==> flow/design.v (excerpt) <==
module fir(
    input clk,                               
    input signed [15:0] noisy_signal,        
    output signed [15:0] filtered_signal     
);
    integer i, j;
    localparam [143:0] COEFFS = {16'h04F6,    
                                 16'h0AE4,    
                                 16'h1089,    
                                 16'h1469,    
                                 16'h160F,    
                                 16'h1496,    
                                 16'h1089,    
                                 16'h0AE4,    
                                 16'h04F6};   
    reg signed [15:0] delayed_signal [0:8];
    reg signed [31:0] prod  [0:8];
    reg signed [32:0] sum_0 [0:4];
    reg signed [33:0] sum_1 [0:2];
    reg signed [34:0] sum_2 [0:1];
    reg signed [35:0] sum_3;
    always @(posedge clk) begin
        delayed_signal[0] <= noisy_signal;
        for (i = 1; i <= 8; i = i + 1) begin
            delayed_signal[i] <= delayed_signal[i - 1];
        end
    end
    always @(posedge clk) begin
        for (j = 0; j <= 8; j = j + 1) begin
            prod[j] <= delayed_signal[j] * $signed(COEFFS[16*j +: 16]);
        end
    end
    always @(posedge clk) begin
        sum_0[0] <= prod[0] + prod[1];
        sum_0[1] <= prod[2] + prod[3];
        sum_0[2] <= prod[4] + prod[5];
        sum_0[3] <= prod[6] + prod[7];
        sum_0[4] <= prod[8];
    end
    always @(posedge clk) begin
        sum_1[0] <= sum_0[0] + sum_0[1];
        sum_1[1] <= sum_0[2] + sum_0[3];
        sum_1[2] <= sum_0[4];
    end
  ...
Size in the first run: ~9100 cells after synthesis, about 680 flip-flops, ~0.066 mm2 of cells after synthesis.
export LEC_CHECK = 0
export ABC_AREA = 1
export CAP_MARGIN = 20
export CORE_ASPECT_RATIO = 1.41
export CORE_MARGIN = 2
export CORE_UTILIZATION = 72
export CTS_CLUSTER_DIAMETER = 329
export CTS_CLUSTER_SIZE = 97
export HOLD_SLACK_MARGIN = 0.13
export PLACE_DENSITY_LB_ADDON = 0.2
export SETUP_SLACK_MARGIN = -0.32
export SLEW_MARGIN = 20
create_clock -name core_clock -period 3.31 [get_ports {clk}]
run.sh (not shown) runs the stock make flow with config.mk's settings and CLKGATE_MAP_FILE=.
The first run failed in global routing.
Rerun with:
- ABC_AREA: 1 -> not set
- CORE_ASPECT_RATIO: 1.41 -> not set
- CORE_UTILIZATION: 72 -> 40
- CTS_CLUSTER_DIAMETER: 329 -> not set
- CTS_CLUSTER_SIZE: 97 -> not set
- HOLD_SLACK_MARGIN: 0.13 -> not set
- PLACE_DENSITY_LB_ADDON: 0.2 -> not set
- SETUP_SLACK_MARGIN: -0.32 -> not set
- clock period: 3.31 -> 6.0 ns (I/O delays scaled with it)
=> This time the run passed the timing, DRC and antenna checks; die area rose by 52%; area after synthesis went down by 15%; synthesized cell count went down by 37%.
Rerun with:
- ABC_AREA: not set -> 0
- CELL_PAD_IN_SITES_DETAIL_PLACEMENT: not set -> 2
- GPL_TIMING_DRIVEN: not set -> 0
- MAX_ROUTING_LAYER: not set -> met5
Result:
- This time the run died in global routing (ODB-0269)
- synthesized cell count does not change
- die area stays the same
- area after synthesis does not change
Rerun with:
- ABC_AREA: 0 -> not set
- CELL_PAD_IN_SITES_DETAIL_PLACEMENT: 2 -> not set
- CORE_UTILIZATION: 40 -> 17
- GPL_TIMING_DRIVEN: 0 -> not set
- MAX_ROUTING_LAYER: met5 -> not set
- clock period: 6.0 -> 5.7 ns (I/O delays scaled with it)
Outcome: With this change the flow produced a clean layout; die size came out higher by 130%; area after synthesis is unchanged; synthesized cell count stays the same.
Rerun with:
- ABC_AREA: not set -> 1
- CORE_UTILIZATION: 17 -> 72
- CTS_CLUSTER_SIZE: not set -> 99
- clock period: 5.7 -> 4.87 ns (I/O delays scaled with it)
Effect: Final area came out higher by 9.1%; fmax grows by 15%; sequential share of layout area went down by 1.8 points.
Rerun with:
- CTS_CLUSTER_SIZE: 99 -> not set
- PLACE_DENSITY: not set -> 0.64
- SETUP_SLACK_MARGIN: not set -> 0.96
- clock period: 4.87 -> 3.17 ns (I/O delays scaled with it)
The new run never finished: it broke off in global routing.
Synthesized cell count does not change.
Die size does not change.
Synthesized area stays the same.

---

## yarrow
Starting RTL as in the previous note.
clock: 1.28 ns
lec_check: 0
abc_area: 1
cap_margin: 20
core_margin: 2
core_utilization: 71
cts_cluster_diameter: 231
cts_cluster_size: 41
place_density_lb_addon: 0.15
slew_margin: 20
In the summary table, yarrow is marked failed, with error DPL-0033 raised in clock tree synthesis (4_1_cts).
Here is what was changed in the inputs of indigo compared with yarrow.
- putting TNS_END_PERCENT at 10 where nothing was set
- swapping 71 for 72 in CORE_UTILIZATION
- clearing PLACE_DENSITY_LB_ADDON, which used to be 0.15
- swapping 231 for 330 in CTS_CLUSTER_DIAMETER
- swapping 41 for 99 in CTS_CLUSTER_SIZE
- swapping 1.28 for 3.17 in the clock period (ns, I/O delays scaled along)
## What came out
- Flow for indigo halted at global routing (5_1_grt), error code GRT-0232.
- Compared with yarrow, row count in indigo decreased slightly.
- Compared with yarrow, detailed placer's ending HPWL in indigo decreased by more than 10%.
- From indigo to yarrow, top-level I/O count did not move at all.
- Diff indigo..yarrow | area after synthesis | unchanged
- indigo ends up with a overall die height that is about 0.7% lower than in yarrow.
- In the floorplan summary, indigo is listed with a die area less than that of yarrow.
- Pre-CTS worst setup slack for indigo is higher than for yarrow.
## Diff of input files: nickel against indigo
- CTS_CLUSTER_SIZE: 99 -> unset
- TNS_END_PERCENT: 10 -> unset
- ABC_AREA: 1 -> unset
- CORE_UTILIZATION: 72 -> 40
- CTS_CLUSTER_DIAMETER: 330 -> unset
- the clock period (ns, I/O delays scaled along): 3.17 -> 5.7
- The sole clean run among nickel and indigo is nickel.
- indigo is listed as incomplete: the tool reported an error in global routing (5_1_grt) and the run ended there.
- Compared to indigo, nickel has number of instances resized during post-cts repair 550 lower.
- Measured against nickel, the post-synthesis chip area from yosys of indigo comes out at 1.17 times the reference value.
- indigo has a lower mean instance size in the synthesized netlist than nickel.
- Starting utilization of the core area ended up 33 points lower on nickel than on indigo.
- Compared with indigo, in nickel cell area after placement fell by 0.015 mm², die area rose by 53%, number of levels the H-tree was split into rose by 2, post-synthesis instance total fell by 3,316.
--- input diff nickel..violet ---
- swapping 40 for 66 in CORE_UTILIZATION
- putting PLACE_DENSITY at 0.35 where nothing was set
- swapping 5.7 for 5.05 in the clock period (ns, I/O delays scaled along)
Results
Lower total routed wirelength was reported by nickel, not violet.
Cell area | violet vs nickel | violet larger
As far as number of enable-type register cells in the synthesized netlist is concerned, violet and nickel perform about the same.
Worst-case clock skew: violet vs nickel, no meaningful difference
Per the final summary, nickel finished and its layout is clean on timing, DRC and antenna.
violet: flow complete, layout not clean; failing: negative setup slack
nickel and violet ended up with roughly the same worst hold slack.
What ember does differently from violet at the input level:
- SETUP_SLACK_MARGIN newly set to -0.07
- CTS_CLUSTER_SIZE newly set to 72
- PLACE_DENSITY removed (was 0.35)
- CORE_UTILIZATION changed from 66 to 72
- ABC_AREA newly set to 1
- the clock period (ns, I/O delays scaled along) changed from 5.05 to 4.07
Findings:
- ember terminated abnormally: global routing (5_1_grt) reported GRT-0232.
- In the metrics for violet and ember, the one carrying the lower number of cells in the design after placement is violet.
- Re gate count of the mapped netlist: violet was lower than ember.
- The total clock sinks on ember is in line with that on violet.
- Part of the Yosys area used for sequential elements in ember is 3.6 points below violet.
## Diff of input files: onyx against ember
- setting CTS_CLUSTER_DIAMETER to 400 for the first time
- removing ABC_AREA (formerly 1)
- changing CTS_CLUSTER_SIZE from 72 to 10
- changing SETUP_SLACK_MARGIN from -0.07 to 0.48
- setting PLACE_DENSITY to 0.39 for the first time
- changing the clock period (ns, I/O delays scaled along) from 4.07 to 1.64
[summary]
onyx did not run to completion, as it errored out during clock tree synthesis (4_1_cts). Height of the chip delta for onyx relative to ember: 7.6% lower. Per the comparison of onyx with ember, portion of netlist area occupied by mux cells went up, final weighted congestion in routability-driven placement went down, core region area went down, area after synthesis went down, effective utilization at floorplan went down. Summary: worst slack at placement, onyx worse than ember. onyx ends up with lower synthesized cell count than ember does. onyx vs ember, yosys synthesis chip area went down by 15%. Comparing onyx and ember, sequential element share of the synthesized area is higher on onyx. Relative to ember, number of instances in the placed design decreased by 2,384 in onyx.

---

The RTL this note starts from:
==> flow/design.v <==
`timescale 1ns / 10ps
module fir(
    input clk,                               
    input signed [15:0] noisy_signal,        
    output signed [15:0] filtered_signal     
);
    integer i, j;
    localparam [143:0] COEFFS = {16'h04F6,    
                                 16'h0AE4,    
                                 16'h1089,    
                                 16'h1469,    
                                 16'h160F,    
                                 16'h1496,    
                                 16'h1089,    
                                 16'h0AE4,    
                                 16'h04F6};   
    reg signed [15:0] delayed_signal [0:8];
    reg signed [31:0] prod  [0:8];
    reg signed [32:0] sum_0 [0:4];
    reg signed [33:0] sum_1 [0:2];
    reg signed [34:0] sum_2 [0:1];
    reg signed [35:0] sum_3;
    always @(posedge clk) begin
        delayed_signal[0] <= noisy_signal;
        for (i = 1; i <= 8; i = i + 1) begin
            delayed_signal[i] <= delayed_signal[i - 1];
        end
    end
    always @(posedge clk) begin
        for (j = 0; j <= 8; j = j + 1) begin
            prod[j] <= delayed_signal[j] * $signed(COEFFS[16*j +: 16]);
        end
    end
    always @(posedge clk) begin
        sum_0[0] <= prod[0] + prod[1];
        sum_0[1] <= prod[2] + prod[3];
        sum_0[2] <= prod[4] + prod[5];
        sum_0[3] <= prod[6] + prod[7];
        sum_0[4] <= prod[8];
    end
    always @(posedge clk) begin
        sum_1[0] <= sum_0[0] + sum_0[1];
        sum_1[1] <= sum_0[2] + sum_0[3];
        sum_1[2] <= sum_0[4];
    end
    always @(posedge clk) begin
        sum_2[0] <= sum_1[0] + sum_1[1];
        sum_2[1] <= sum_1[2];
    end
    always @(posedge clk) begin
        sum_3 <= sum_2[0] + sum_2[1];
    end
    assign filtered_signal = $signed(sum_3[35:14]);
endmodule
clock: 1.64 ns
lec_check: 0
cap_margin: 20
core_margin: 2
core_utilization: 72
cts_cluster_diameter: 400
cts_cluster_size: 10
place_density_lb_addon: 0.08
setup_slack_margin: 0.48
slew_margin: 20
The starting point died in clock tree synthesis with DPL-0038.
==> next run, changes <==
ABC_AREA = 1   (was unset)
CTS_CLUSTER_DIAMETER = unset   (was 400)
CTS_CLUSTER_SIZE = unset   (was 10)
PLACE_DENSITY = 0.67   (was unset)
PLACE_DENSITY_LB_ADDON = unset   (was 0.08)
SETUP_SLACK_MARGIN = -0.07   (was 0.48)
clock period = 4.29 ns   (was 1.64 ns; I/O delays follow)
- Now the flow finished with setup timing left
- area after synthesis goes up by about a fifth
- synthesized cell count goes up by well over a third
- die size goes up by about a fifth

---

== run 1 ==
RTL: the design.v shown in full above, as it stands there.
Settings: LEC_CHECK=0, ABC_AREA=1, CAP_MARGIN=20, CORE_MARGIN=2, CORE_UTILIZATION=72, CTS_CLUSTER_DIAMETER=400, PLACE_DENSITY=0.38, SETUP_SLACK_MARGIN=0.26, SLEW_MARGIN=20; clock period 1.64 ns.
In the summary table, run 1 is marked failed, with error GRT-0116 raised in 5_1_grt.
Changes in run 2 relative to run 1:
--- a/flow/config.mk
+++ b/flow/config.mk
@@ -12,4 +12,4 @@
 export CTS_CLUSTER_DIAMETER = 400
-export PLACE_DENSITY = 0.38
-export SETUP_SLACK_MARGIN = 0.26
+export CTS_CLUSTER_SIZE = 79
+export SETUP_SLACK_MARGIN = 0.46
 export SLEW_MARGIN = 20
==> results <==
Run 2 -> run 1: routability congestion estimate delta 0, exact match
Run 2 did not make it past 4_1_cts, where a tool error ended it.
Run 2 vs. run 1: synthesized net count now sits at about the same level; boundary pin count level.
> inputs changed (run 2 -> run 3)
--- a/flow/config.mk
+++ b/flow/config.mk
@@ -11,5 +11,5 @@
 export CORE_UTILIZATION = 72
-export CTS_CLUSTER_DIAMETER = 400
-export CTS_CLUSTER_SIZE = 79
-export SETUP_SLACK_MARGIN = 0.46
+export CTS_CLUSTER_DIAMETER = 231
+export CTS_CLUSTER_SIZE = 41
+export PLACE_DENSITY_LB_ADDON = 0.21
 export SLEW_MARGIN = 20
==> flow/constraint.sdc <==
create_clock -name core_clock -period 1.21 [get_ports {clk}]
set_input_delay 0.2420 -clock core_clock [delete_from_list [all_inputs] [get_ports {clk}]]
set_output_delay 0.2420 -clock core_clock [all_outputs]
set_load 0.01 [all_outputs]
==> comparison <==
Of run 3 and run 2, it is run 3 that has the higher placer's final routability congestion estimate.
Run 3 | ERROR | 4_1_cts
Diff run 2 -> run 3: cell area after placement grew by 3200 µm², total cell area reported by yosys after synthesis held steady, setup slack after placement shrank by 640 ps.

---

RTL: the design.v shown in full above, as it stands there.
==> flow/config.mk <==
export PLATFORM = sky130hd
export DESIGN_NAME = fir
export DESIGN_NICKNAME = fir
export VERILOG_FILES = /design/flow/design.v
export SDC_FILE = /design/flow/constraint.sdc
export NUM_CORES = 4
export LEC_CHECK = 0
export ABC_AREA = 1
export CAP_MARGIN = 20
export CORE_MARGIN = 2
export CORE_UTILIZATION = 66
export CTS_CLUSTER_DIAMETER = 363
export PLACE_DENSITY = 0.35
export SETUP_SLACK_MARGIN = 0.86
export SLEW_MARGIN = 20
==> flow/constraint.sdc <==
create_clock -name core_clock -period 5.05 [get_ports {clk}]
set_input_delay 1.0100 -clock core_clock [delete_from_list [all_inputs] [get_ports {clk}]]
set_output_delay 1.0100 -clock core_clock [all_outputs]
set_load 0.01 [all_outputs]
Next try:
==> flow/config.mk (replaced) <==
export PLATFORM = sky130hd
export DESIGN_NAME = fir
export DESIGN_NICKNAME = fir
export VERILOG_FILES = /design/flow/design.v
export SDC_FILE = /design/flow/constraint.sdc
export NUM_CORES = 4
export LEC_CHECK = 0
export CAP_MARGIN = 20
export CORE_MARGIN = 2
export CORE_UTILIZATION = 72
export CTS_CLUSTER_DIAMETER = 400
export SETUP_SLACK_MARGIN = 0.26
export SLEW_MARGIN = 20
==> flow/constraint.sdc (replaced) <==
create_clock -name core_clock -period 1.64 [get_ports {clk}]
set_input_delay 0.3280 -clock core_clock [delete_from_list [all_inputs] [get_ports {clk}]]
set_output_delay 0.3280 -clock core_clock [all_outputs]
set_load 0.01 [all_outputs]
After rerunning: With this change the flow never finished: it broke off in clock tree synthesis (DPL-0038); die size decreases by about a fifth; synthesized cell count decreases by well over a third; synthesized area decreases by about a fifth.
